==> flow/design.v (excerpt) <==
module Pipelined_Processor(
input CLK,
input reset,
output [7:0] imem_addr,
input [15:0] imem_data,
output [7:0] dmem_addr,
output [7:0] dmem_wdata,
output dmem_we,
input [7:0] dmem_rdata,
output [7:0] result 
   );
clock: 14.1 ns
lec_check: 0
cap_margin: 20
cell_pad_in_sites_global_placement: 0
core_margin: 2
core_utilization: 72
cts_cluster_size: 14
gpl_routability_driven: 1
gpl_timing_driven: 1
hold_slack_margin: -0.02
max_routing_layer: met5
place_density: 0.67
setup_slack_margin: 1.64
slew_margin: 20
tns_end_percent: 75
run.sh (not shown) runs the stock make flow with config.mk's settings and CLKGATE_MAP_FILE=.
The baseline aborted during global routing on GRT-0232.
Then changed:
--- a/flow/config.mk
+++ b/flow/config.mk
@@ -9,11 +9,10 @@
 export CELL_PAD_IN_SITES_GLOBAL_PLACEMENT = 0
 export CORE_MARGIN = 2
-export CORE_UTILIZATION = 72
-export CTS_CLUSTER_SIZE = 14
+export CORE_UTILIZATION = 69
+export CTS_CLUSTER_SIZE = 43
 export GPL_ROUTABILITY_DRIVEN = 1
 export GPL_TIMING_DRIVEN = 1
 export HOLD_SLACK_MARGIN = -0.02
 export MAX_ROUTING_LAYER = met5
-export PLACE_DENSITY = 0.67
 export SETUP_SLACK_MARGIN = 1.64
 export SLEW_MARGIN = 20
==> flow/constraint.sdc (replaced) <==
create_clock -name core_clock -period 11.5 [get_ports {CLK}]
set_input_delay 2.3000 -clock core_clock [delete_from_list [all_inputs] [get_ports {CLK}]]
set_output_delay 2.3000 -clock core_clock [all_outputs]
set_load 0.01 [all_outputs]
Result:
- Now the flow finished but failed the layout checks on setup timing
- die area came out higher by about 4%
- area after synthesis does not change
- synthesized cell count stays the same
Then changed:
--- a/flow/config.mk
+++ b/flow/config.mk
@@ -9,10 +9,11 @@
 export CELL_PAD_IN_SITES_GLOBAL_PLACEMENT = 0
 export CORE_MARGIN = 2
-export CORE_UTILIZATION = 69
-export CTS_CLUSTER_SIZE = 43
+export CORE_UTILIZATION = 72
+export CTS_CLUSTER_SIZE = 31
 export GPL_ROUTABILITY_DRIVEN = 1
 export GPL_TIMING_DRIVEN = 1
 export HOLD_SLACK_MARGIN = -0.02
 export MAX_ROUTING_LAYER = met5
+export PLACE_DENSITY = 0.91
 export SETUP_SLACK_MARGIN = 1.64
 export SLEW_MARGIN = 20
This time the run aborted during global routing on GRT-0232; synthesized area does not change; die area decreases by 4.0%; synthesized cell count is unchanged.


Setup of build 71:
Starting RTL as in the previous note.
Settings: LEC_CHECK=0, CAP_MARGIN=20, CELL_PAD_IN_SITES_GLOBAL_PLACEMENT=0, CORE_MARGIN=2, CORE_UTILIZATION=65, CTS_CLUSTER_SIZE=43, GPL_ROUTABILITY_DRIVEN=1, GPL_TIMING_DRIVEN=1, HOLD_SLACK_MARGIN=-0.02, MAX_ROUTING_LAYER=met5, SETUP_SLACK_MARGIN=1.64, SLEW_MARGIN=20, TNS_END_PERCENT=75; clock period 14.1 ns.
Build 71 completed every stage of the flow, and the final layout passed the timing, DRC and antenna checks.
Changes in build 79 relative to build 71:
--- a/flow/config.mk
+++ b/flow/config.mk
@@ -9,11 +9,12 @@
 export CELL_PAD_IN_SITES_GLOBAL_PLACEMENT = 0
 export CORE_MARGIN = 2
-export CORE_UTILIZATION = 65
-export CTS_CLUSTER_SIZE = 43
+export CORE_UTILIZATION = 66
+export CTS_CLUSTER_SIZE = 13
 export GPL_ROUTABILITY_DRIVEN = 1
 export GPL_TIMING_DRIVEN = 1
 export HOLD_SLACK_MARGIN = -0.02
 export MAX_ROUTING_LAYER = met5
-export SETUP_SLACK_MARGIN = 1.64
+export PLACE_DENSITY = 0.67
+export SETUP_SLACK_MARGIN = -0.72
 export SLEW_MARGIN = 20
 export TNS_END_PERCENT = 75
==> flow/constraint.sdc <==
create_clock -name core_clock -period 11.2 [get_ports {CLK}]
set_input_delay 2.2400 -clock core_clock [delete_from_list [all_inputs] [get_ports {CLK}]]
set_output_delay 2.2400 -clock core_clock [all_outputs]
set_load 0.01 [all_outputs]
## What came out
Status | build 71 and build 79 | clean except build 79
Final design instance area without fill sits higher in build 79 than in build 71.
Between build 79 and build 71, it is build 79 whose global routing usage on met2 is higher, by 5.8 points.
Of build 71 and build 79, the lower floorplan utilization belongs to build 71.
> inputs changed (build 79 -> build 78)
--- a/flow/config.mk
+++ b/flow/config.mk
@@ -10,5 +10,5 @@
 export CORE_MARGIN = 2
 export CORE_UTILIZATION = 66
-export CTS_CLUSTER_SIZE = 13
+export CTS_CLUSTER_SIZE = 43
 export GPL_ROUTABILITY_DRIVEN = 1
 export GPL_TIMING_DRIVEN = 1
@@ -16,5 +16,5 @@
 export MAX_ROUTING_LAYER = met5
 export PLACE_DENSITY = 0.67
-export SETUP_SLACK_MARGIN = -0.72
+export SETUP_SLACK_MARGIN = 1.64
 export SLEW_MARGIN = 20
 export TNS_END_PERCENT = 75
==> flow/constraint.sdc <==
create_clock -name core_clock -period 14.1 [get_ports {CLK}]
set_input_delay 2.8200 -clock core_clock [delete_from_list [all_inputs] [get_ports {CLK}]]
set_output_delay 2.8200 -clock core_clock [all_outputs]
set_load 0.01 [all_outputs]
Findings:
There was hardly any difference in worst hold slack between build 78 and build 79.
Of build 79 and build 78, just one finished clean: build 78.
As far as chip area line of the yosys report goes, build 79 and build 78 are indistinguishable; the numbers are identical.
Chip height came out exactly the same in build 79 and build 78.
Per the comparison of build 78 with build 79, wire length the detailed router placed on met1 now smaller, sequential share of power now larger, sequential cell count comparable, smallest setup slack after layout now larger, biggest fanout along the worst timing path now smaller.
Comparing build 79 and build 78, the lower combinational group share of total power was measured on build 78.
Build 78 vs build 79: non-filler instance count after layout down by a few percent
What build 23 does differently from build 78 at the input level:
--- a/flow/config.mk
+++ b/flow/config.mk
@@ -6,14 +6,15 @@
 export NUM_CORES = 4
 export LEC_CHECK = 0
+export ABC_AREA = 1
 export CAP_MARGIN = 20
 export CELL_PAD_IN_SITES_GLOBAL_PLACEMENT = 0
 export CORE_MARGIN = 2
-export CORE_UTILIZATION = 66
-export CTS_CLUSTER_SIZE = 43
+export CORE_UTILIZATION = 69
+export CTS_CLUSTER_DIAMETER = 52
+export CTS_CLUSTER_SIZE = 72
 export GPL_ROUTABILITY_DRIVEN = 1
 export GPL_TIMING_DRIVEN = 1
 export HOLD_SLACK_MARGIN = -0.02
 export MAX_ROUTING_LAYER = met5
-export PLACE_DENSITY = 0.67
 export SETUP_SLACK_MARGIN = 1.64
 export SLEW_MARGIN = 20
==> flow/constraint.sdc <==
create_clock -name core_clock -period 11.5 [get_ports {CLK}]
set_input_delay 2.3000 -clock core_clock [delete_from_list [all_inputs] [get_ports {CLK}]]
set_output_delay 2.3000 -clock core_clock [all_outputs]
set_load 0.01 [all_outputs]
- [build 23] flow finished | final checks: failed | reasons: negative setup slack
- On placement-stage worst setup slack, build 23 does worse than build 78.
- When the final numbers for build 78 and build 23 were put side by side, the length of routed met3 wiring turned out to be greater in build 23.
- The worst hold margin of build 23 exceeds that of build 78 by 0.0050 ns.
- Build 23 against build 78: accumulated negative setup slack shows a reduction of 16.89 ns, synthesis-to-finish area growth shows an increase of 0.53 points.
- Delta (build 23 minus build 78): largest stage delay on the critical path shows an increase of 0.05 ns, worst setup slack for register-to-register paths went down by 3.30 ns, wire length of the first global-routing pass increased by 6.9% relative to the old numbers, die size lost 0.0010 sq mm, final net count now larger.
- Compared with build 78, width of the chip in build 23 decreased by a few percent.


exp/onyx:
Pipelined_Processor again, from the RTL that the note above started with.
Settings: LEC_CHECK=0, ABC_AREA=1, CAP_MARGIN=20, CORE_ASPECT_RATIO=0.5, CORE_MARGIN=9, CORE_UTILIZATION=24, CTS_CLUSTER_DIAMETER=337, CTS_CLUSTER_SIZE=99, PLACE_DENSITY=0.8, SLEW_MARGIN=20, TNS_END_PERCENT=20; clock period 13.5 ns.
Input changes introduced in exp/maple (baseline for comparison: exp/onyx):
# exp/onyx
export LEC_CHECK = 0
export ABC_AREA = 1
export CAP_MARGIN = 20
export CORE_ASPECT_RATIO = 0.5
export CORE_MARGIN = 9
export CORE_UTILIZATION = 24
export CTS_CLUSTER_DIAMETER = 337
export CTS_CLUSTER_SIZE = 99
export PLACE_DENSITY = 0.8
export SLEW_MARGIN = 20
export TNS_END_PERCENT = 20
create_clock -name core_clock -period 13.5 [get_ports {CLK}]
# exp/maple
export LEC_CHECK = 0
export CAP_MARGIN = 20
export CELL_PAD_IN_SITES_DETAIL_PLACEMENT = 1
export CORE_MARGIN = 2
export CORE_UTILIZATION = 40
export CTS_CLUSTER_DIAMETER = 198
export MIN_ROUTING_LAYER = met2
export SLEW_MARGIN = 20
export TNS_END_PERCENT = 10
create_clock -name core_clock -period 13.5 [get_ports {CLK}]
--- outcome ---
exp/onyx reached the final stage; the timing, DRC and antenna checks on its layout passed. exp/maple: all stages done; final checks FAILED (setup timing). Hold slack was lower in the run labelled exp/onyx. Relative to exp/onyx, clock-buffer cell count decreased by 2 in exp/maple. Share of the core filled by cells before placement: higher on exp/maple. Taking exp/onyx as the reference, in exp/maple leakage power fell by about 1.4%, flop share of the area has decreased, total power divided by cell area now larger, final HPWL from detailed placement has increased.
The following lists how exp/pepper was set up differently from exp/maple:
# exp/maple
export LEC_CHECK = 0
export CAP_MARGIN = 20
export CELL_PAD_IN_SITES_DETAIL_PLACEMENT = 1
export CORE_MARGIN = 2
export CORE_UTILIZATION = 40
export CTS_CLUSTER_DIAMETER = 198
export MIN_ROUTING_LAYER = met2
export SLEW_MARGIN = 20
export TNS_END_PERCENT = 10
create_clock -name core_clock -period 13.5 [get_ports {CLK}]
# exp/pepper
export LEC_CHECK = 0
export CAP_MARGIN = 20
export CELL_PAD_IN_SITES_DETAIL_PLACEMENT = 1
export CELL_PAD_IN_SITES_GLOBAL_PLACEMENT = 2
export CORE_MARGIN = 4
export CORE_UTILIZATION = 40
export GPL_ROUTABILITY_DRIVEN = 0
export GPL_TIMING_DRIVEN = 0
export HOLD_SLACK_MARGIN = 0.05
export MIN_ROUTING_LAYER = met2
export PLACE_DENSITY = 0.37
export SETUP_SLACK_MARGIN = 3.19
export SLEW_MARGIN = 40
export TNS_END_PERCENT = 70
create_clock -name core_clock -period 13.5 [get_ports {CLK}]
### Flow results
exp/pepper had finished all stages when the layout checks came back failing, citing setup timing.
From exp/maple to exp/pepper, number of sinks on the clock net did not move at all.
In the metrics for exp/pepper and exp/maple, the one carrying the lower wire length is exp/maple.
Going from exp/maple to exp/pepper, met2 track utilization from global routing grows by 1.8 points.
Die size: exp/pepper exceeds exp/maple
Diff exp/pepper..exp/maple | clock latency at the later pin of the worst-skew pair | negligible
Placed wire-length estimate ends up lower on exp/maple.
Comparing fmax for exp/pepper and exp/maple, the smaller number came from exp/maple.
Modified inputs, exp/amber compared to exp/pepper
# exp/pepper
export LEC_CHECK = 0
export CAP_MARGIN = 20
export CELL_PAD_IN_SITES_DETAIL_PLACEMENT = 1
export CELL_PAD_IN_SITES_GLOBAL_PLACEMENT = 2
export CORE_MARGIN = 4
export CORE_UTILIZATION = 40
export GPL_ROUTABILITY_DRIVEN = 0
export GPL_TIMING_DRIVEN = 0
export HOLD_SLACK_MARGIN = 0.05
export MIN_ROUTING_LAYER = met2
export PLACE_DENSITY = 0.37
export SETUP_SLACK_MARGIN = 3.19
export SLEW_MARGIN = 40
export TNS_END_PERCENT = 70
create_clock -name core_clock -period 13.5 [get_ports {CLK}]
# exp/amber
export LEC_CHECK = 0
export ABC_AREA = 1
export CAP_MARGIN = 20
export CORE_ASPECT_RATIO = 0.5
export CORE_MARGIN = 2
export CORE_UTILIZATION = 34
export CTS_CLUSTER_DIAMETER = 337
export CTS_CLUSTER_SIZE = 99
export SLEW_MARGIN = 20
export TNS_END_PERCENT = 20
create_clock -name core_clock -period 13.5 [get_ports {CLK}]
==> comparison <==
- exp/pepper and exp/amber: one clean run, exp/amber; the rest did not finish clean.
- Complete run, failing final checks: exp/pepper, reason setup timing.
- [compare] base=exp/pepper new=exp/amber: time the worst path needs with I/O delays and setup fell by 1.39 ns, achievable frequency rose by 11%, tally of buffers added on design ports rose by about 7%.
- exp/amber against exp/pepper: sum of buffers and inverters on the critical path shows an increase of 1; critical path arrival shows a reduction of 1.41 ns.
- Layout overhead on the synthesized area sits lower in exp/amber than in exp/pepper.
- Row wire length: exp/amber lower / exp/pepper higher
- Number of ordinary and repair buffers in the finished layout of exp/amber falls short of that of exp/pepper by more than half.
- On combinational share of power, the higher figure sits with exp/pepper, not exp/amber.
- Higher clock share of power goes to exp/pepper over exp/amber.
- | first-pass GRT wire length | lower: exp/amber |
The inputs of exp/xenon differ from those of exp/amber as listed below.
# exp/amber
export LEC_CHECK = 0
export ABC_AREA = 1
export CAP_MARGIN = 20
export CORE_ASPECT_RATIO = 0.5
export CORE_MARGIN = 2
export CORE_UTILIZATION = 34
export CTS_CLUSTER_DIAMETER = 337
export CTS_CLUSTER_SIZE = 99
export SLEW_MARGIN = 20
export TNS_END_PERCENT = 20
create_clock -name core_clock -period 13.5 [get_ports {CLK}]
# exp/xenon
export LEC_CHECK = 0
export ABC_AREA = 1
export CAP_MARGIN = 20
export CORE_ASPECT_RATIO = 0.5
export CORE_MARGIN = 9
export CORE_UTILIZATION = 66
export CTS_CLUSTER_DIAMETER = 337
export CTS_CLUSTER_SIZE = 99
export SETUP_SLACK_MARGIN = -0.08
export SLEW_MARGIN = 20
export TNS_END_PERCENT = 20
create_clock -name core_clock -period 13.5 [get_ports {CLK}]
Diff exp/xenon..exp/amber | average instance area after synthesis | unchanged
Side by side, critical path depth turned out lower in exp/xenon than in exp/amber.
Worst setup slack for exp/xenon: 0.33 ns down relative to exp/amber
Multi-input logic portion of the cell area is lower on exp/amber
Summary of exp/xenon over exp/amber: first-pass GRT wire length +1.7 mm, register fraction of the total cell area up 0.49 points, fraction of the cycle the final worst path needs up 2.5 points, minimum clock period moved up, total design power grew by 0.085 mW.
#### Input delta (exp/quartz over exp/xenon)
# exp/xenon
export LEC_CHECK = 0
export ABC_AREA = 1
export CAP_MARGIN = 20
export CORE_ASPECT_RATIO = 0.5
export CORE_MARGIN = 9
export CORE_UTILIZATION = 66
export CTS_CLUSTER_DIAMETER = 337
export CTS_CLUSTER_SIZE = 99
export SETUP_SLACK_MARGIN = -0.08
export SLEW_MARGIN = 20
export TNS_END_PERCENT = 20
create_clock -name core_clock -period 13.5 [get_ports {CLK}]
# exp/quartz
export LEC_CHECK = 0
export ABC_AREA = 1
export CAP_MARGIN = 20
export CELL_PAD_IN_SITES_DETAIL_PLACEMENT = 1
export CELL_PAD_IN_SITES_GLOBAL_PLACEMENT = 1
export CORE_MARGIN = 8
export CORE_UTILIZATION = 40
export CTS_CLUSTER_DIAMETER = 198
export CTS_CLUSTER_SIZE = 35
export MAX_ROUTING_LAYER = met4
export MIN_ROUTING_LAYER = met2
export SLEW_MARGIN = 20
export TNS_END_PERCENT = 5
create_clock -name core_clock -period 13.5 [get_ports {CLK}]
Notes after the runs:
For chip area, dividing the value from exp/xenon by the value from exp/quartz gives 0.66.
Between exp/xenon and exp/quartz, total area of multi-input combinational cells increased.
Routed wire length per instance (exp/quartz vs. exp/xenon) increases by a little under 10%
Per the comparison of exp/quartz with exp/xenon, setup slack now sits higher; maximum vdd ir drop now sits lower; non-clock buffer count now sits higher; instance count on the critical path now sits lower.
Logic depth of the worst register-to-register path: exp/quartz vs exp/xenon down 1
Power is estimated from default activity; no workload was simulated.
